==> job 8123: inputs <==
## PPU
module PPU (
    input clk,
    input rst,
    input i_en,
    input [32-1:0] data_in,
    input [11:0] scaling_factor,
    output logic[6:0] data_out,
    output logic valid,
    output logic [31:0] data_in_out
);
logic [32 - 1:0] relu_out;
logic [32:0] data_shift;
logic [7:0] data_quant;
logic [8:0] data_temp;
always @(*) begin
    relu_out = (data_in[32 - 1])? 32'd0 : data_in;
    /*verilator lint_off WIDTHEXPAND*/
    /*verilator lint_off WIDTHTRUNC*/
    data_shift = ({relu_out, 1'b0} / scaling_factor);
    /*verilator lint_on WIDTHTRUNC*/
    /*verilator lint_on WIDTHEXPAND*/
    data_temp = (data_shift > 127)? 254 : data_shift[8:0] + {8'b0, data_shift[0]};
end
always @(posedge clk) begin
    if(rst) begin
        valid <= 1'd0;
        data_out <= 7'd0;
        data_in_out <= 32'd0;
    end
    else begin
        valid <= i_en;
        data_out <= (i_en)? data_temp[7:1] : 7'd0;
        data_in_out <= data_in;
    end
end
endmodule
make LEC_CHECK=0 ABC_AREA=0 CAP_MARGIN=0 CORE_MARGIN=2 CORE_UTILIZATION=72 CTS_CLUSTER_SIZE=35 GPL_ROUTABILITY_DRIVEN=1 HOLD_SLACK_MARGIN=-0.1 MIN_ROUTING_LAYER=met1 PLACE_DENSITY_LB_ADDON=0.21 SLEW_MARGIN=40 finish   # period 123.0 ns
run.sh (not shown) runs the stock make flow with config.mk's settings and CLKGATE_MAP_FILE=.
==> job 1954: changes against job 8123 <==
--- a/flow/config.mk
+++ b/flow/config.mk
@@ -9,2 +9,3 @@
 export CAP_MARGIN = 0
+export CORE_ASPECT_RATIO = 0.5
 export CORE_MARGIN = 2
@@ -15,3 +16,3 @@
 export MIN_ROUTING_LAYER = met1
-export PLACE_DENSITY_LB_ADDON = 0.21
+export PLACE_DENSITY = 0.64
 export SLEW_MARGIN = 40
==> flow/constraint.sdc (replaced) <==
create_clock -name core_clock -period 111.0 [get_ports {clk}]
set_input_delay 22.2000 -clock core_clock [delete_from_list [all_inputs] [get_ports {clk}]]
set_output_delay 22.2000 -clock core_clock [all_outputs]
set_load 0.01 [all_outputs]
==> job 7331: changes against job 8123 <==
==> flow/config.mk (replaced) <==
export PLATFORM = sky130hd
export DESIGN_NAME = PPU
export DESIGN_NICKNAME = PPU
export VERILOG_FILES = /design/flow/design.v
export SDC_FILE = /design/flow/constraint.sdc
export NUM_CORES = 4
export LEC_CHECK = 0
export ABC_AREA = 1
export CAP_MARGIN = 20
export CORE_MARGIN = 2
export CORE_UTILIZATION = 72
export CTS_CLUSTER_SIZE = 15
export MAX_ROUTING_LAYER = met4
export PLACE_DENSITY_LB_ADDON = 0.08
export SLEW_MARGIN = 20
export TNS_END_PERCENT = 5
==> flow/constraint.sdc (replaced) <==
create_clock -name core_clock -period 70.9 [get_ports {clk}]
set_input_delay 14.1800 -clock core_clock [delete_from_list [all_inputs] [get_ports {clk}]]
set_output_delay 14.1800 -clock core_clock [all_outputs]
set_load 0.01 [all_outputs]
==> qor summary <==
                                                                                                                       job 1954         job 8123                           job 7331
Routability-driven placement congestion ratio                                                                              1.05             1.04                               1.04
Destination of the worst hold path                                                                              data_in_out[29]  data_in_out[27]                                  -
Arrival time of data at the critical path endpoint                                                                    115.35 ns        118.48 ns                                  -
Number of nets in the layout                                                                                               4011             3829                                  -
Setup tns final                                                                                                       -27.79 ns             0 ns                                  -
Busiest layer in global routing                                                                                            met2             met2                                  -
Run status                                                                                                      failed layout checks  no timing/DRC/antenna violations             stopped before the end
Stage where the flow stopped                                                                                                  -                -  detailed placement (3_5_place_dp)
Violated checks                                           max-capacitance violations, max-slew violations, negative setup slack                -                                  -
Logic area                                                                                                           0.0239 mm²       0.0229 mm²                                  -
Share of cell area taken by flip-flops and latches                                                                       0.0279           0.0306                                  -
TritonCTS clock tree                                                                                                      built            built                                  -
Placement Cell Area                                                                                                  0.0260 mm²       0.0251 mm²                                  -
Non-clock buffer count                                                                                                      347              165                                  -
Minimum setup slack after placement                                                                                    -2.15 ns         -2.19 ns                                  -
Synthesized-area fraction occupied by xor and xnor cells                                                                 0.0700           0.0700                             0.0848
Remaining design rule violation count                                                                                         0                0                                  -

==> job 2456: inputs <==
Starting RTL as in the previous note.
Design PPU, start of the top module:
module PPU (
    input clk,
    input rst,
    input i_en,
    input [32-1:0] data_in,
    input [11:0] scaling_factor,
    output logic[6:0] data_out,
    output logic valid,
    output logic [31:0] data_in_out
);
clock: 182.0 ns
lec_check: 0
abc_area: 0
cap_margin: 0
core_aspect_ratio: 0.5
core_margin: 2
core_utilization: 64
cts_cluster_diameter: 53
cts_cluster_size: 10
gpl_routability_driven: 0
min_routing_layer: met1
place_density: 0.42
setup_slack_margin: 5.0
slew_margin: 20
tns_end_percent: 5
==> inputs of job 4246, as changes to job 2456 <==
==> flow/config.mk (replaced) <==
export PLATFORM = sky130hd
export DESIGN_NAME = PPU
export DESIGN_NICKNAME = PPU
export VERILOG_FILES = /design/flow/design.v
export SDC_FILE = /design/flow/constraint.sdc
export NUM_CORES = 4
export LEC_CHECK = 0
export CAP_MARGIN = 20
export CORE_MARGIN = 2
export CORE_UTILIZATION = 40
export CTS_CLUSTER_DIAMETER = 279
export CTS_CLUSTER_SIZE = 10
export PLACE_DENSITY = 0.79
export SLEW_MARGIN = 30
==> flow/constraint.sdc (replaced) <==
create_clock -name core_clock -period 205.0 [get_ports {clk}]
set_input_delay 41.0000 -clock core_clock [delete_from_list [all_inputs] [get_ports {clk}]]
set_output_delay 41.0000 -clock core_clock [all_outputs]
set_load 0.01 [all_outputs]
==> qor summary <==
First-pass GRT wire length: job 4246 118 mm; job 2456 115 mm
Slew @ Worst Pin: job 4246 1090 ps; job 2456 1070 ps
Routed wire length per instance: job 4246 17.0 um; job 2456 17.6 um
Setup slack after placement: job 4246 60880 ps; job 2456 42700 ps
Post-Route Utilization: job 4246 43.4%; job 2456 69.5%
Startpoint of the most critical hold path: job 4246 rst; job 2456 data_in[30]
Routed via count: job 4246 26056; job 2456 25876
Bufs and invs on worst path: job 4246 21; job 2456 22
Area growth from synthesis to layout: job 4246 7.62%; job 2456 6.08%
Result of the run: job 4246 no timing/DRC/antenna violations; job 2456 no timing/DRC/antenna violations
Headroom to the max-slew limit: job 4246 27.0%; job 2456 28.2%
Core area: job 4246 58900 um2; job 2456 36200 um2
Multi-input combinational cell area: job 4246 22200 um2; job 2456 22200 um2
Filler cell count in the final layout: job 4246 5860; job 2456 3248
